## ALU
module ALU(
input clk,
input [15:0]a,b,
input [3*8:0] op,
output  reg [31:0]out
    );
export LEC_CHECK = 0
export CAP_MARGIN = 20
export CORE_MARGIN = 2
export CORE_UTILIZATION = 72
export CTS_CLUSTER_DIAMETER = 364
export CTS_CLUSTER_SIZE = 32
export SLEW_MARGIN = 20
create_clock -name core_clock -period 10.6 [get_ports {clk}]
run.sh (not shown) runs the stock make flow with config.mk's settings and CLKGATE_MAP_FILE=.
The starting point stopped in 3_5_place_dp, error DPL-0038.
Rerun with:
- ABC_AREA: default -> 1
- CORE_UTILIZATION: 72 -> 66
- CTS_CLUSTER_DIAMETER: 364 -> default
- CTS_CLUSTER_SIZE: 32 -> default
- clock period: 10.6 -> 35.4 ns (I/O delays scaled with it)
Outcome: Now the flow completed with no timing, DRC or antenna violations; die size came out higher by 9.7%; area after synthesis goes up by 0.81%; synthesized cell count rose by 19%.
Rerun with:
- ABC_AREA: 1 -> default
- CORE_UTILIZATION: 66 -> 27
- clock period: 35.4 -> 32.6 ns (I/O delays scaled with it)
Outcome:
- total power decreases by a little under a tenth
- cell count drops slightly
- worst hold slack degrades by 0.56 ns
- utilization decreases by 42 points
- count of clock-buffer cells in the layout is unchanged
- non-clock buffer count grows by 12
- final area goes up by a few percent
- critical path depth goes down by 20
- worst setup slack got worse by 5.2 ns
Rerun with:
- CORE_UTILIZATION: 27 -> 61
- SETUP_SLACK_MARGIN: default -> 5.0
- clock period: 32.6 -> 28.0 ns (I/O delays scaled with it)
The changed run produced a clean layout.
Combinational power goes up by about a fifth.
Setup slack improves by 0.15 ns.
Via count goes up by about a fifth.
First-iteration DRC count goes up by well over a third.
Synthesized cell count is unchanged.
Routed wire length goes up by about a fifth.
Utilization goes up by 52 points.
Global-route usage goes up by 26 points.
Rerun with:
- CORE_UTILIZATION: 61 -> 13
- SETUP_SLACK_MARGIN: 5.0 -> default
- clock period: 28.0 -> 35.4 ns (I/O delays scaled with it)
- via count shrinks by roughly a tenth
- cell count increases by well over a third
- area after synthesis stays the same
- sequential share of layout area went up by 0.31 points
- cell area went down by roughly a tenth
- wire length drops by roughly a tenth
- worst hold slack is better by 1.6 ns
- total power is lower by about a fifth
- core utilization falls by 66 points

== P ==
ALU again, from the RTL that the note above started with.
Design ALU, start of the top module:
module ALU(
input clk,
input [15:0]a,b,
input [3*8:0] op,
output  reg [31:0]out
    );
export LEC_CHECK = 0
export CAP_MARGIN = 20
export CORE_MARGIN = 2
export CORE_UTILIZATION = 72
export CTS_CLUSTER_DIAMETER = 364
export CTS_CLUSTER_SIZE = 32
export HOLD_SLACK_MARGIN = 0.29
export PLACE_DENSITY_LB_ADDON = 0.12
export SLEW_MARGIN = 35
create_clock -name core_clock -period 10.6 [get_ports {clk}]
P did not finish: a tool error stopped it during detailed placement.
Modified inputs, Q compared to P
- CTS_CLUSTER_SIZE: 32 -> 98
- SLEW_MARGIN: 35 -> 20
- CORE_UTILIZATION: 72 -> 67
- PLACE_DENSITY_LB_ADDON: 0.12 -> unset
- CTS_CLUSTER_DIAMETER: 364 -> unset
- HOLD_SLACK_MARGIN: 0.29 -> unset
- the clock period (ns, I/O delays scaled along): 10.6 -> 35.4
## What came out
- Reported for P and Q, post-synthesis async set-or-reset flop share turned out identical to the last digit.
- Q finished every stage and its layout cleared the timing, DRC and antenna checks.
- Placeable core region, Q vs P: up by a little under 10%
- Diff P..Q | synthesized chip area reported by yosys | unchanged
- Q vs P: x dimension of the die up by a few percent
- Number of standard-cell rows in the floorplan (Q vs. P) increases by a few percent
- Reported for P and Q, number of enable-type register cells in the synthesized netlist turned out identical to the last digit.
- Q ends up with lower placer's final routability congestion estimate than P does.
Here is what was changed in the inputs of R compared with Q.
- putting SETUP_SLACK_MARGIN at 3.51 where nothing was set
- clearing CTS_CLUSTER_SIZE, which used to be 98
- swapping 67 for 40 in CORE_UTILIZATION
- swapping 35.4 for 27.1 in the clock period (ns, I/O delays scaled along)
Notes after the runs:
First-pass GRT wire length ended up 14% higher on R than on Q.
Compared with Q, total power of the final layout in R increased by more than 10%.
Higher area added between synthesis and finish goes to R over Q.
Looking at startpoint of the worst setup timing path, the op[6] result is from R; the op[1] one comes from Q.
[compare] base=Q new=R: critical path depth increased by about 20% relative to the old numbers, summed area of non-filler cells in the final layout increased by 26% relative to the old numbers.
Cmp R vs Q: maximum net fanout on the critical path lower in R
> inputs changed (R -> S)
- SETUP_SLACK_MARGIN removed (was 3.51)
- CORE_UTILIZATION changed from 40 to 28
### Flow results
Every stage of the flow completed for S, and the final layout passed the timing, DRC and antenna checks.
For post-synth tally of flip-flops with integrated enable, S and R come out practically identical.
Of S and R, R shows the higher total number of nets in the final design, with S below it.
Count of standard-cell rows, S and R: smaller value in R
Multi-input gate area in the final layout down 12% in S wrt R
Diff R -> S: clock-cell share of area up 0.25 points; die span in y went up 42 um; critical path's largest stage delay went up by 0.09 ns; post-route worst hold slack rose by 0.047 ns; combinational group share of total power lower.
On reported net switching power, S does better than R.
Compared with R, S degrades die size.
Inputs modified between S and T:
- SETUP_SLACK_MARGIN newly set to 3.58
- CORE_UTILIZATION changed from 28 to 66
- the clock period (ns, I/O delays scaled along) changed from 27.1 to 28.0
- Tool error GRT-0232 stopped T during global routing; no final results.
- Lower number of cells after detailed placement was reported by T, not S.
- The number of instances resized during post-cts repair of T exceeds that of S by 371.
- Setup fix buffers added after clock tree synthesis in T is 181 higher than in S
- Diff S -> T: worst-case setup slack after placement saw an increase, die area shows a reduction of 0.038 mm2, die extent in y shrank by about 34%, arithmetic-cell share of the synthesized area counting full adders, half adders and majority gates flat.
- Diff S..T | synthesized cell count | unchanged
- Placement-stage cell area was lower in the run labelled T.

## build 16
The RTL this note starts from:
==> flow/design.v <==
`timescale 1ns / 1ps
module logical(
input [15:0] a,b,
input [3*8:0] sel,
output reg [15:0] x
    );
 always@(*)
begin
    case(sel)
    "~": 
            x=~a;
    "|": 
            x=a|b;
    "&": 
            x=a&b;
    "~&": 
            x=~(a&b);
    "~|": 
            x=~(a|b);
    "^": 
            x=a^b;
    "~^": 
            x=~(a^b);
    "<<": 
            x=a<<1;
    ">>": 
            x=a>>1;
    "asl": 
            x={a[14:0],1'b0};
    "asr": 
            x={a[15],a[15:1]};
    "rol": 
            x={a[14:0],a[15]};
    "ror": 
            x={a[0],a[15:1]};  
    "cmp": 
            if(a>b)
                x=1;
             else if(a<b)
                x=16'hffff;
             else
                x=0;  
     default:
            x=0;
     endcase
end
endmodule
`timescale 1ns / 1ps
module arithmetic(
input [15:0] A,
input [15:0] B,
input [8:0] sel,
output reg [15:0] Sum,
output reg Cout
    );
wire [15:0] B_comp;
twos_comp TC(B,B_comp);
reg [15:0] b;
wire [15:0] S1;
wire c1;
adder A1( A, b, S1, c1);
always @(*)
case(sel)
"+" : begin
        b = B;
        Sum = S1;
        Cout = c1;
      end
"-" : begin
        b = B_comp;
        Sum = S1;
        Cout = 0;
      end       
default : begin
        b = B;
        Sum = 0;
        Cout = 0;
        end       
endcase 
endmodule
module adder(
input [15:0] A,
input [15:0] B,
output [15:0] Sum,
output Cout
    );
wire [2:0] cout_cla;
wire Cin;
assign Cin = 0;
carry_look_ahead CLA1(A[3:0],B[3:0], Cin, cout_cla[0]);
carry_look_ahead CLA2(A[7:4],B[7:4], cout_cla[0], cout_cla[1]);
carry_look_ahead CLA3(A[11:8],B[11:8], cout_cla[1], cout_cla[2] );  
carry_look_ahead CLA4(A[15:12],B[15:12], cout_cla[2], Cout );
ripple_carry_adder RCA1(A[3:0], B[3:0], Cin, Sum[3:0]);
ripple_carry_adder RCA2(A[7:4], B[7:4],cout_cla[0], Sum[7:4]);
ripple_carry_adder RCA3(A[11:8], B[11:8], cout_cla[1], Sum[11:8]);
ripple_carry_adder RCA4(A[15:12], B[15:12], cout_cla[2], Sum[15:12]);  
endmodule
module full_adder(
input a, b, cin,
output sum, cout
);
    assign sum = a ^ b ^ cin;
    assign cout = (a & b) | (b & cin) | (cin & a);
endmodule
module ripple_carry_adder(
    input [3:0] a, b,
    input cin,
    output [3:0] sum
);
    wire [3:0] c;
    full_adder FA1(a[0], b[0], cin, sum[0], c[0]);
    full_adder FA2(a[1], b[1], c[0], sum[1], c[1]);
    full_adder FA3(a[2], b[2], c[1], sum[2], c[2]);
    full_adder FA4(a[3], b[3], c[2], sum[3], c[3]);
endmodule
module carry_look_ahead(
input [3:0]a,b,
input Cin,
output Cout1);
wire [3:0]p,g;
assign p = a^b;
assign g = a&b;
assign Cout1 =  g[3] | (p[3] & g[2]) | (p[3] & p[2] & g[1]) | (p[3] & p[2] & p[1] & g[0]) | (p[3] & p[2] & p[1] & p[0] & Cin);
endmodule
module twos_comp(
input [15:0]B,
output [15:0]B_comp
);
assign B_comp = ~B + 1'b1;
endmodule
`timescale 1ns / 1ps
module multiplier( input clk, input[15:0]A1, B1, output reg [31:0] C);
integer i;
reg [31:0]A2;
reg [15:0]B2;
always@(posedge clk )
begin
		C=0;
		A2[15:0]=A1;
		A2[31:16]=0;
		B2=B1;
        for (i=0;i<16;i=i+1)
        begin
			if(B1[i]==1'b0)
			begin
				C=C+0;
			end
			else
			begin
				C=C+(A1<<i);
			end
		end
end
endmodule
`timescale 1ns / 1ps
module ALU(
input clk,
input [15:0]a,b,
input [3*8:0] op,
output  reg [31:0]out
    );
wire [15:0]z1,z2;
wire [31:0]z3;
reg [15:0] a1, a2, a3, b1, b2, b3;
reg [1:0] sel;
wire Cout;
always @(*)
if(  op == "" || op == "~" || op == "|" || op == "&" || op == "~&" || op == "~|" ||
     op == "^" || op == "~^" || op == ">>" || op == "<<" || op == "asr" || 
     op == "asl" || op == "ror" || op == "rol" || op == "cmp" )
 sel = 2'b00;
else if(op == "+" || op == "-")
    sel = 2'b01;
else if( op == "*" )
    sel = 2'b10;
else
    sel = 2'b00;
logical L(a1, b1, op, z1);
arithmetic AA1( a2,b2,op,z2,Cout);
multiplier M( clk,a3, b3, z3);
always @(*)
case(sel)
2'b00 : begin
        a1 = a;
        a2 = 0;
        a3 = 0;
        b1 = b;
        b2 = 0;
        b3 = 0;
        out[15:0] = z1;
        out[31:16] = 0;
        end
2'b01  : begin
        a1 = 0;
        a2 = a;
        a3 = 0;
        b1 = 0;
        b2 = b;
        b3 = 0;
        out[15:0] = z2;
        out[16] = Cout;
        out[31:17] = 0;
        end     
default :  begin
        a1 = 0;
        a2 = 0;
        a3 = a;
        b1 = 0;
        b2 = 0;
        b3 = b;
       out = z3;
        end            
endcase
endmodule
Settings: LEC_CHECK=0, ABC_AREA=1, CAP_MARGIN=20, CORE_MARGIN=2, CORE_UTILIZATION=72, CTS_CLUSTER_DIAMETER=367, CTS_CLUSTER_SIZE=96, PLACE_DENSITY=0.42, SLEW_MARGIN=20; clock period 14.7 ns.
Build 16 did not finish: a tool error stopped it during 3_5_place_dp.
Here is what was changed in the inputs of build 60 compared with build 16.
- PLACE_DENSITY: 0.42 -> unset
- CTS_CLUSTER_DIAMETER: 367 -> unset
- CORE_UTILIZATION: 72 -> 65
- CTS_CLUSTER_SIZE: 96 -> unset
- the clock period (ns, I/O delays scaled along): 14.7 -> 18.8
Build 60 got as far as 4_1_cts, where a tool error ended the run.
Compared to build 16, build 60 has die extent in y 8.4 um higher.
Floorplan row count sits higher in build 60 than in build 16.
Reported for build 60 and build 16, number of instances in the synthesized netlist turned out identical to the last digit.
Build 60 vs. build 16: die size went up by 11%.
Build 16 has a higher floorplan utilization than build 60.
The following lists how build 11 was set up differently from build 60:
- CTS_CLUSTER_DIAMETER: unset -> 94
- CORE_UTILIZATION: 65 -> 60
## What came out
As the logs show, build 11 stopped at 5_1_grt after a tool error, so it never reached the end of the flow.
Taking build 60 as the reference, in build 11 pre-placement core utilization shows a reduction of 5.6 points; final weighted congestion in routability-driven placement decreased about 3.4%; width of the chip +6.9 um.
Standard cell core area: build 11 > build 60
Total number of placement rows (build 11 over build 60): increase, about 5%

== run A ==
Starts from the design.v that is shown in full above.
clock: 28.0 ns
lec_check: 0
cap_margin: 20
core_margin: 2
core_utilization: 40
gpl_timing_driven: 0
hold_slack_margin: 0.01
slew_margin: 20
Run A: full flow OK, the timing, DRC and antenna checks passed
Input changes introduced in run C (baseline for comparison: run A):
- a deleted HOLD_SLACK_MARGIN that had been 0.01
- a deleted GPL_TIMING_DRIVEN that had been 0
- an added CTS_CLUSTER_DIAMETER of 59
- a change of CORE_UTILIZATION from 40 to 65
- an added SETUP_SLACK_MARGIN of 4.6
## What came out
- Run C failed in 5_1_grt with GRT-0232.
- Synthesized area: run A vs run C identical
- Compared with run A, number of gates given a new drive strength after cts in run C increased by more than 100%.
- Run A → run C: chip area -18000 µm², die extent in x -about 20%.
- Diff run A -> run C: detailed placement HPWL went down about 11%, post-placement worst setup slack climbed 5150 ps.

Setup of JK:
Starts from the design.v that is shown in full above.
clock: 33.2 ns
lec_check: 0
abc_area: 1
cap_margin: 0
core_aspect_ratio: 0.58
core_margin: 2
core_utilization: 31
gpl_routability_driven: 1
place_density_lb_addon: 0.26
setup_slack_margin: 5.0
slew_margin: 20
JK | stages: all done | timing, DRC, antenna: all pass
## Diff of input files: MS against JK
- clearing PLACE_DENSITY_LB_ADDON, which used to be 0.26
- clearing SETUP_SLACK_MARGIN, which used to be 5.0
- swapping 31 for 56 in CORE_UTILIZATION
- swapping 33.2 for 20.3 in the clock period (ns, I/O delays scaled along)
==> comparison <==
As the logs show, MS stopped at 5_1_grt after a tool error, so it never reached the end of the flow. From JK to MS, post-synthesis register bit count did not move at all. MS vs. JK: initial cell density of the core went up by 26 points. Taking JK as the reference, in MS total clock sinks stayed essentially flat, die boundary height went down about 25%, number of I/O port buffers was more or less identical, fraction of registers with async set or reset after synthesis roughly the same, post-place instance area now larger. Compare MS and JK | post-cts gate resize count lower: JK. JK -> MS: area of the die decreased by more than a quarter. Comparing MS against JK, there is no change at all in cell count after synthesis.
Modified inputs, AL compared to MS
- PLACE_DENSITY_LB_ADDON: unset -> 0.26
- CORE_UTILIZATION: 56 -> 47
- the clock period (ns, I/O delays scaled along): 20.3 -> 17.3
## What came out
Complete run, failing final checks: AL, reason negative setup slack.
Comparing instance area after placement for AL and MS, the bigger number came from AL.
Between MS and AL, the flow reports number of instances resized during post-cts repair decreasing by more than 10%.
Diff MS -> AL | chip footprint | increase of 0.0065 mm²
AL: setup slack after placement 2.34 ns below MS
--- input diff AL..TR ---
- an added CTS_CLUSTER_SIZE of 22
- a change of CORE_UTILIZATION from 47 to 17
- a change of CORE_MARGIN from 2 to 7
- an added CTS_CLUSTER_DIAMETER of 362
- a change of ABC_AREA from 1 to 0
- an added CELL_PAD_IN_SITES_GLOBAL_PLACEMENT of 2
- an added GPL_TIMING_DRIVEN of 0
- an added MAX_ROUTING_LAYER of met4
- a change of PLACE_DENSITY_LB_ADDON from 0.26 to 0.22
[summary]
Complete run, failing final checks: TR, reason negative setup slack. Taking AL as the reference, in TR power down about 4%, largest net degree at the start of global routing shows a reduction of about 40%. Taking AL as the reference, in TR layout net count shrank by 24%; fraction of area in clock buffers and inverters did not really move; number of setup violations in the final report climbed 1; via density per instance decreased by 15% relative to the old numbers. AL ended up with sky130_fd_sc_hd__ha_2 as its cell with the largest stage delay on the worst path; TR ended up with sky130_fd_sc_hd__or4_1. TR ends up with a time the worst path needs with I/O delays and setup that is 2.22 ns higher than in AL.
--- input diff TR..PW ---
- GPL_ROUTABILITY_DRIVEN removed (was 1)
- PLACE_DENSITY_LB_ADDON removed (was 0.22)
- CELL_PAD_IN_SITES_GLOBAL_PLACEMENT removed (was 2)
- GPL_TIMING_DRIVEN removed (was 0)
- CAP_MARGIN changed from 0 to 20
- CORE_UTILIZATION changed from 17 to 59
- ABC_AREA removed (was 0)
- CORE_ASPECT_RATIO removed (was 0.58)
- CTS_CLUSTER_SIZE changed from 22 to 98
- CORE_MARGIN changed from 7 to 2
- MAX_ROUTING_LAYER removed (was met4)
- the clock period (ns, I/O delays scaled along) changed from 17.3 to 21.3
Results
Reported for PW and TR, number of sinks driven by the clock tree turned out identical to the last digit. The placement row count in TR is 1.4 times that in PW. Die size improves in PW relative to TR. Routability congestion estimate in PW is 13% above TR. PW did not make it past 5_1_grt, where a tool error ended it.
Power and IR drop assume default switching activity.
